==> v11: inputs <==
==> flow/design.v <==
module segdec(input logic [3:0] in, output logic [6:0] out);
	always_comb
	begin
		case (in)
			4'b0000 :
				out = 7'b0111111;  
			4'b0001 :
				out = 7'b0000110;  
			4'b0010 :
				out = 7'b1011011;  
			4'b0011 :
				out = 7'b1001111;  
			4'b0100 :
				out = 7'b1100110;  
			4'b0101 :
				out = 7'b1101101;  
			4'b0110 :
				out = 7'b1111100;  
			4'b0111 :
				out = 7'b0000111;  
			4'b1000 :
				out = 7'b1111111;  
			4'b1001 :
				out = 7'b1100111;  
			4'b1010 :
				out = 7'b1000000;
			default :
				out = 7'b0000000;
    		endcase
	end
endmodule
module bin_to_bcd(input logic [7:0] in, output logic [3:0][6:0] disp);
logic[3:0] sign_num, units, tens, hundreds;
logic[7:0] num;
logic sign;
always_comb
begin
	sign = in[$high(in)];
	if(sign)  
		num = 0 - in;
	else
		num = in;
	hundreds = num / 100;
	num = num - (hundreds)*100;  
	tens = num / 10;
	num = num - (tens)*10;  
	units = num;
end
always_comb
	if(sign)
		sign_num = 4'hA;
	else
		sign_num = 4'hF;
segdec signdec
(
	.in(sign_num),
	.out(disp[3])
);
segdec hundreddec
(
	.in(hundreds),
	.out(disp[2])
);
segdec tendec
(
	.in(tens),
	.out(disp[1])
);
segdec unitdec
(
	.in(units),
	.out(disp[0])
);
endmodule
module debounce #(parameter int COUNT=500000) (input logic clk, signal_in, output logic signal_out);
logic prev_signal;
int unsigned cnt;
always_ff @(posedge clk)
begin
	if(prev_signal != signal_in)
	begin
		cnt <= 0;  
	end
	else if(cnt >= COUNT)
	begin
		cnt <= 0;  
		signal_out <= signal_in;
	end
	else
	begin
		cnt <= cnt +1;
	end
	prev_signal <= signal_in;
end
endmodule
module read_sm(input logic clk, reset_n, handshake, run, output logic read, done);
enum {HALT, WAIT_1, WAIT_0, DONE} state;
always_ff @(posedge clk, negedge reset_n)
begin
	if(!reset_n)
	begin
		state <= HALT;
		read <= 0;
	end
	else
	begin
		read <= 0;
		unique case(state)
			HALT : if(run) state <= WAIT_1;
			WAIT_1 :
			begin
				if(handshake)
				begin
					state <= WAIT_0;
					read <= '1;  
				end
			end
			WAIT_0 : if(!handshake) state <= DONE;
			DONE : state <= HALT;
		endcase
	end
end
always_comb
	if(state == DONE)
		done = 1;
	else
		done = 0;
endmodule
module sm(input logic clk, input logic [10-1:0] SW, input logic [8-1:0] re_res, im_res, output logic [8-1:0] LED, output logic [8-1:0] re_a, im_a, re_q, im_q);
typedef enum {REAL_A, IMAG_A, REAL_Q, IMAG_Q, DISP_REAL, DISP_IMAG} stateType;
stateType state;
logic reset_n;
logic handshake;
logic [8-1:0] data_in;
always_comb
begin
	reset_n = SW[$high(SW)];
	handshake = SW[$high(SW) -1];
	data_in =  SW[$high(SW) -2 : $low(SW)];
end
logic read_run, read_trigger, read_done;
read_sm re_sm0
(
	.clk(clk),
	.reset_n(reset_n),
	.handshake(handshake),
	.run(read_run),
	.read(read_trigger),
	.done(read_done)
);
always_comb
	read_run = (state == REAL_A) || (state == IMAG_A) || (state == REAL_Q) || (state == IMAG_Q);
always_ff @(posedge clk, negedge reset_n)
begin
	if(!reset_n)
		state <= REAL_A;
	else
	begin
		unique case(state)
			REAL_A: if(read_done) state <= IMAG_A;
			IMAG_A: if(read_done) state <= REAL_Q;
			REAL_Q: if(read_done) state <= IMAG_Q;
			IMAG_Q: if(read_done) state <= DISP_REAL;
			DISP_REAL : if(handshake == 1) state <= DISP_IMAG;
			DISP_IMAG : if(handshake == 0) state <= REAL_A;
		endcase
	end
end
always_ff @(posedge clk)
begin
	if(read_trigger)
	begin
		unique case(state)
			REAL_A: re_a <= data_in;
			IMAG_A: im_a <= data_in;
			REAL_Q: re_q <= data_in;
			IMAG_Q: im_q <= data_in;
			default: ;
		endcase
	end
end
always_comb
begin
	if(state == DISP_REAL)
		LED = re_res;
	else if(state == DISP_IMAG)
		LED = im_res;
	else
		LED = '0;
end
endmodule
module mult(input logic signed [(2*8 -1)-1:0] re_x, im_x, re_y, im_y, output logic signed [2*(2*8 -1)-1:0] re_z, im_z);
logic signed [(2*8 -1)-1:0] a,b,c,d;
always_comb
begin
	a = re_x;
	b = im_x;
	c = re_y;
	d = im_y;
end
logic signed [2*(2*8 -1)-1:0] ac, bd, ad, bc;
always_comb
begin
	ac = a*c;
	bd = b*d;
	ad = a*d;
	bc = b*c;
	re_z = ac - bd;
	im_z = ad + bc;
end
endmodule
module cmplx_mult(
input logic clk,
input logic [10-1:0] switches,
output logic [8-1:0] LED,
output logic [6:0] HEX0,
output logic [6:0] HEX1,
output logic [6:0] HEX2,
output logic [6:0] HEX3,
output logic [6:0] HEX4,
output logic [6:0] HEX5,
output logic [6:0] HEX6,
output logic [6:0] HEX7);
logic [8-1:0] re_a, im_a, re_q, im_q;
logic [8-1:0] re_res, im_res;
logic [10-1:0] SW;
always_comb
	SW[$high(SW)-2:$low(SW)] = switches[$high(switches)-2:$low(switches)];
debounce #(.COUNT(1000)) db0
(
	.clk(clk),
	.signal_in(switches[$high(switches)]),
	.signal_out(SW[$high(SW)])
);
debounce #(.COUNT(1000)) db1
(
	.clk(clk),
	.signal_in(switches[$high(switches)-1]),
	.signal_out(SW[$high(SW)-1])
);
sm sm0 (.*);
logic signed [(2*8 -1)-1:0] re_x, im_x, re_y, im_y;
logic signed [2*(2*8 -1)-1:0] re_z, im_z;
localparam INPUT_SHIFT = (2*8 -1) - 8;
localparam OUTPUT_LOW = 2*INPUT_SHIFT -1;
localparam OUTPUT_HIGH = OUTPUT_LOW + 8 -1;
always_comb
begin
	re_x = $signed(re_a);
	im_x = $signed(im_a);
	re_y = $signed(re_q) << INPUT_SHIFT;
	im_y = $signed(im_q) << INPUT_SHIFT;
	re_res = re_z[OUTPUT_HIGH : OUTPUT_LOW];
	im_res = im_z[OUTPUT_HIGH : OUTPUT_LOW];
end
mult mult0
(.*);
logic [3:0][6:0] sw_hex;
always_comb
begin
	HEX0 = ~ sw_hex[0];  
	HEX1 = ~ sw_hex[1];  
	HEX2 = ~ sw_hex[2];  
	HEX3 = ~ sw_hex[3];  
end
bin_to_bcd sw_disp
(
	.in(SW[7:0]),
	.disp(sw_hex)
);
logic [3:0][6:0] led_hex;
always_comb
begin
	HEX4 = ~ led_hex[0];  
	HEX5 = ~ led_hex[1];  
	HEX6 = ~ led_hex[2];  
	HEX7 = ~ led_hex[3];  
end
bin_to_bcd led_disp
(
	.in(LED),
	.disp(led_hex)
);
endmodule
==> flow/run.sh <==
#!/bin/bash
# the make line also repeats each setting of config.mk as NAME=value (left out here)
make -C /OpenROAD-flow-scripts/flow DESIGN_CONFIG=/design/flow/config.mk WORK_HOME=/design/flow/orfs CLKGATE_MAP_FILE= finish
==> flow/config.mk <==
export PLATFORM = sky130hd
export DESIGN_NAME = cmplx_mult
export DESIGN_NICKNAME = cmplx_mult
export VERILOG_FILES = /design/flow/design.v
export SDC_FILE = /design/flow/constraint.sdc
export NUM_CORES = 4
export LEC_CHECK = 0
export ABC_AREA = 0
export CAP_MARGIN = 20
export CORE_MARGIN = 2
export CORE_UTILIZATION = 19
export CTS_CLUSTER_DIAMETER = 391
export CTS_CLUSTER_SIZE = 99
export PLACE_DENSITY = 0.89
export SLEW_MARGIN = 10
export TNS_END_PERCENT = 5
==> flow/constraint.sdc <==
create_clock -name core_clock -period 20.0 [get_ports {clk}]
set_input_delay 4.0000 -clock core_clock [delete_from_list [all_inputs] [get_ports {clk}]]
set_output_delay 4.0000 -clock core_clock [all_outputs]
set_load 0.01 [all_outputs]
==> inputs of v39, as changes to v11 <==
--- a/flow/config.mk
+++ b/flow/config.mk
@@ -10,3 +10,3 @@
 export CORE_MARGIN = 2
-export CORE_UTILIZATION = 19
+export CORE_UTILIZATION = 40
 export CTS_CLUSTER_DIAMETER = 391
@@ -14,3 +14,3 @@
 export PLACE_DENSITY = 0.89
+export SETUP_SLACK_MARGIN = 5.0
 export SLEW_MARGIN = 10
-export TNS_END_PERCENT = 5
==> inputs of v6, as changes to v11 <==
==> flow/config.mk (replaced) <==
export PLATFORM = sky130hd
export DESIGN_NAME = cmplx_mult
export DESIGN_NICKNAME = cmplx_mult
export VERILOG_FILES = /design/flow/design.v
export SDC_FILE = /design/flow/constraint.sdc
export NUM_CORES = 4
export LEC_CHECK = 0
export CAP_MARGIN = 20
export CORE_MARGIN = 2
export CORE_UTILIZATION = 56
export SLEW_MARGIN = 20
==> flow/constraint.sdc (replaced) <==
create_clock -name core_clock -period 10.5 [get_ports {clk}]
set_input_delay 2.1000 -clock core_clock [delete_from_list [all_inputs] [get_ports {clk}]]
set_output_delay 2.1000 -clock core_clock [all_outputs]
set_load 0.01 [all_outputs]
==> inputs of v30, as changes to v11 <==
==> flow/config.mk (replaced) <==
export PLATFORM = sky130hd
export DESIGN_NAME = cmplx_mult
export DESIGN_NICKNAME = cmplx_mult
export VERILOG_FILES = /design/flow/design.v
export SDC_FILE = /design/flow/constraint.sdc
export NUM_CORES = 4
export LEC_CHECK = 0
export ABC_AREA = 1
export CAP_MARGIN = 20
export CORE_MARGIN = 2
export CORE_UTILIZATION = 65
export HOLD_SLACK_MARGIN = 0.29
export PLACE_DENSITY = 0.6
export SLEW_MARGIN = 20
==> flow/constraint.sdc (replaced) <==
create_clock -name core_clock -period 12.6 [get_ports {clk}]
set_input_delay 2.5200 -clock core_clock [delete_from_list [all_inputs] [get_ports {clk}]]
set_output_delay 2.5200 -clock core_clock [all_outputs]
set_load 0.01 [all_outputs]
==> comparison <==
v11 produced a clean layout. v30 ran to the end with violations: negative setup slack. v6 completed and failed the layout checks on negative setup slack. v39 passed the timing, design-rule and antenna checks. Area after synthesis is the same in v39 and v6. Via count, lowest first: v11, v6, v39, v30. Worst hold slack: v11 < v39 < v6 < v30. The highest core utilization belongs to v30, the lowest to v11.
==> figures <==
metric	v30	v6	v11	v39
Run status	complete, but fails checks	complete, but fails checks	no timing/DRC/antenna violations	no timing/DRC/antenna violations
Violated checks	negative setup slack	negative setup slack	-	-
DRC violation total after the first TritonRoute iteration	1290	714	706	1091
Capture point of the worst reg-to-reg path	db1.cnt[4]$_SDFF_PP0_	db1.cnt[3]$_SDFF_PP0_	db1.cnt[5]$_SDFF_PP0_	db1.cnt[3]$_SDFF_PP0_
Routability Congestion	0.935	0.875	0.872	0.905
Length of routed met2 wiring	23.8 mm	21.2 mm	18.7 mm	24.7 mm
Clock buffer count	9	9	9	10
Skew final	0.0146 ns	0.0144 ns	0.0108 ns	0.0135 ns
Source of the worst register-to-register timing path	db1.cnt[15]$_SDFF_PP0_	db1.cnt[27]$_SDFF_PP0_	db1.cnt[15]$_SDFF_PP0_	db1.cnt[15]$_SDFF_PP0_
Post-layout period usage	109%	131%	93.4%	80.1%
Final non-filler cell area	22000 µm²	22400 µm²	18300 µm²	20800 µm²
Setup TNS	-12.40 ns	-46.30 ns	0 ns	0 ns
Critical Path Max Stage Delay	0.56 ns	0.52 ns	0.69 ns	0.58 ns
